## job 876
## uSFFT
module uSFFT #(
    parameter BITWIDTH = 8,
    parameter BINPUT = 2
) (
    input wire iClk,
    input wire iRstN,
    input wire loadW,
    input wire iClr,
    input wire iAReal0,
    input wire iAImg0,
    input wire iAReal1,
    input wire iAImg1,
    input wire iBReal0,
    input wire iBImg0,
    input wire iBReal1,
    input wire iBImg1,
    input wire [BITWIDTH-1:0] iwReal,
    input wire [BITWIDTH-1:0] iwImg,
    output wire oCReal0,
    output wire oCImg0,
    output wire oCReal1,
    output wire oCImg1,
    output wire oDReal0,
    output wire oDImg0,
    output wire oDReal1,
    output wire oDImg1
);
    wire mid1_Real0;
    wire mid1_Img0;
    wire mid1_Real1;
    wire mid1_Img1;
    wire mid2_Real0;
    wire mid2_Img0;
    wire mid2_Real1;
    wire mid2_Img1;
    uButterfly #(
        .BITWIDTH(BITWIDTH),
        .BINPUT(BINPUT)
    ) u_uButterfly_in1 (
        .iClk(iClk),
        .iRstN(iRstN),
        .loadW(loadW),
        .iClr(iClr),
        .iReal0(iAReal0),
        .iImg0(iAImg0),
        .iReal1(iAReal1),
        .iImg1(iAImg1),
        .iwReal(iwReal),
        .iwImg(iwImg),
        .oReal0(mid1_Real0),
        .oImg0(mid1_Img0),
        .oReal1(mid1_Real1),
        .oImg1(mid1_Img1)
    );
    uButterfly #(
        .BITWIDTH(BITWIDTH),
        .BINPUT(BINPUT)
    ) u_uButterfly_in2 (
        .iClk(iClk),
        .iRstN(iRstN),
        .loadW(loadW),
        .iClr(iClr),
        .iReal0(iBReal0),
        .iImg0(iBImg0),
        .iReal1(iBReal1),
        .iImg1(iBImg1),
        .iwReal(iwReal),
        .iwImg(iwImg),
        .oReal0(mid2_Real0),
        .oImg0(mid2_Img0),
        .oReal1(mid2_Real1),
        .oImg1(mid2_Img1)
    );
    uButterfly #(
        .BITWIDTH(BITWIDTH),
        .BINPUT(BINPUT)
    ) u_uButterfly_out13 (
        .iClk(iClk),
        .iRstN(iRstN),
        .loadW(loadW),
        .iClr(iClr),
        .iReal0(mid1_Real0),
        .iImg0(mid1_Img0),
        .iReal1(mid2_Real0),
        .iImg1(mid2_Img0),
        .iwReal(iwReal),
        .iwImg(iwImg),
        .oReal0(oCReal0),
        .oImg0(oCImg0),
        .oReal1(oCReal1),
        .oImg1(oCImg1)
  ...
Size in the first run: ~4,100 cells after synthesis, ~600 flip-flops, ~36 I/O pins, roughly 34,000 µm² of cells after synthesis.
Settings: LEC_CHECK=0, ABC_AREA=1, CAP_MARGIN=5, CELL_PAD_IN_SITES_DETAIL_PLACEMENT=0, CORE_MARGIN=2, CORE_UTILIZATION=72, CTS_CLUSTER_SIZE=44, GPL_ROUTABILITY_DRIVEN=0, SLEW_MARGIN=20, TNS_END_PERCENT=90; clock period 1.68 ns.
run.sh (not shown) runs the stock make flow with config.mk's settings and CLKGATE_MAP_FILE=.
The flow for job 876 finished, though final verification flagged negative setup slack.
--- input diff job 876..job 843 ---
Settings: setting SETUP_SLACK_MARGIN to -0.15 for the first time; changing CAP_MARGIN from 5 to 35; setting PLACE_DENSITY to 0.36 for the first time; changing GPL_ROUTABILITY_DRIVEN from 0 to 1; changing CTS_CLUSTER_SIZE from 44 to 41; changing the clock period (ns, I/O delays scaled along) from 1.68 to 1.56.
## What came out
Job 843: flow complete, layout not clean; failing: negative setup slack. Compared to job 876, the router laid down less metal wire for job 843. The routing usage on met2 on job 843 is in line with that on job 876. Job 876 ended up with u_uButterfly_out24.u_uSSUB_realeq.acc[0]$_DFF_PN0_ as its capturing element of the worst setup path; job 843 ended up with u_uButterfly_in2.u_uSADD_imgeq.acc[0]$_DFF_PN0_. Comparing job 876 and job 843, fraction of the cycle the final worst path needs is higher on job 843. Changes observed in job 843 relative to job 876: power consumption went up; measured slew at the worst slew-check pin went up; final hold slack went up.
[inputs] job 9711 vs job 843
Settings: a deleted CTS_CLUSTER_SIZE that had been 41; a deleted CELL_PAD_IN_SITES_DETAIL_PLACEMENT that had been 0; a deleted ABC_AREA that had been 1; a change of SETUP_SLACK_MARGIN from -0.15 to -0.16; a deleted PLACE_DENSITY that had been 0.36; a deleted GPL_ROUTABILITY_DRIVEN that had been 1; a change of CAP_MARGIN from 35 to 20; a deleted TNS_END_PERCENT that had been 90; a change of the clock period (ns, I/O delays scaled along) from 1.56 to 2.28.
Each of job 9711 and job 843 falls short of a clean finish.
Every stage of job 9711 finished as expected; the final checks, on the other hand, flagged negative setup slack, which means the layout fails.
Diff job 843 -> job 9711: logic area grew by 230 µm², reg2reg setup slack grew by 550 ps.
Summary — detailed-route wire length per cell, job 9711 relative to job 843: higher, by about 11%.
Relative to job 9711, the following input files were edited for job 1591:
Settings: CTS_CLUSTER_SIZE newly set to 98; ABC_AREA newly set to 1; the clock period (ns, I/O delays scaled along) changed from 2.28 to 1.68.
In job 1591 the implementation completed, yet the final layout does not meet the checks, the culprit being negative setup slack. Of job 1591 and job 9711, the run reporting the higher setup slack was job 9711. On job 1591: wire length per cell after detailed routing is 4.8% lower than what job 9711 gave. Per the comparison of job 1591 with job 9711, depth of the most critical reg-to-reg path picked up an extra 2; overall chip area moved up; leakage dissipation +2.6 nW; mean cell area of the mapped netlist decreased by about 18% relative to the old numbers; sequential cell count now sits at about the same level. From job 1591 to job 9711, number of antenna-violating nets in the routed design did not move at all. Lower total power consumption of the routed design was reported by job 9711, not job 1591. Chip area from the yosys synthesis statistics: job 1591 higher than job 9711. Area after synthesis ends up lower on job 9711.
Input-level comparison between job 3141 and job 1591:
Settings: CELL_PAD_IN_SITES_DETAIL_PLACEMENT newly set to 0; SETUP_SLACK_MARGIN changed from -0.16 to -0.12; CTS_CLUSTER_SIZE changed from 98 to 44; TNS_END_PERCENT newly set to 90; GPL_ROUTABILITY_DRIVEN newly set to 0; CAP_MARGIN changed from 20 to 5.
Notes after the runs:
- Every stage of job 3141 finished as expected; the final checks, on the other hand, flagged negative setup slack, which means the layout fails.
- Changes observed in job 3141 relative to job 1591: shortest period the worst path allows now sits higher, storage element area now sits at about the same level, post-layout instance area shows a reduction of 0.55%, via count of the routed design saw a decrease.
- Run comparison: job 3141 library cell contributing the largest single delay on the critical path sky130_fd_sc_hd__dfrtp_4; job 1591 library cell contributing the largest single delay on the critical path sky130_fd_sc_hd__fa_2
- Job 3141 vs. job 1591: wire length went down about 2.3%; synthesized cell area about even.
[inputs] job 3420 vs job 3141
Settings: removing ABC_AREA (formerly 1); changing GPL_ROUTABILITY_DRIVEN from 0 to 1; removing SETUP_SLACK_MARGIN (formerly -0.12); changing CTS_CLUSTER_SIZE from 44 to 41; setting PLACE_DENSITY to 0.36 for the first time; changing CAP_MARGIN from 5 to 35; changing the clock period (ns, I/O delays scaled along) from 1.68 to 1.72.
### Flow results
- The runs compared here, job 3141 and job 3420, all ended either early or with open violations.
- Job 3141 finished every stage; the final checks, however, were not passed, the failures being negative setup slack.
- In job 3420 relative to job 3141, post-cts repair resize count had gone up by more than 100%.
- Basic-gate share of the synthesized area counting and, or, nand and nor cells for job 3420: 3.1 points down relative to job 3141
- Job 3420 against job 3141: synthesized area divided by synthesized cell count has increased; placed instance count has decreased; post-synthesis adder-cell area fraction has increased; post-synth design cell area has decreased; post-DP HPWL has decreased.
- Comparing job 3141 and job 3420, synthesized cell count is higher on job 3141.
- Re share of synthesized cell area in and-or and or-and compound cells: job 3420 is 3.4 points down on job 3141.
- Die outline height delta for job 3420 relative to job 3141: 2.1% lower
Power is estimated from default activity; no workload was simulated.
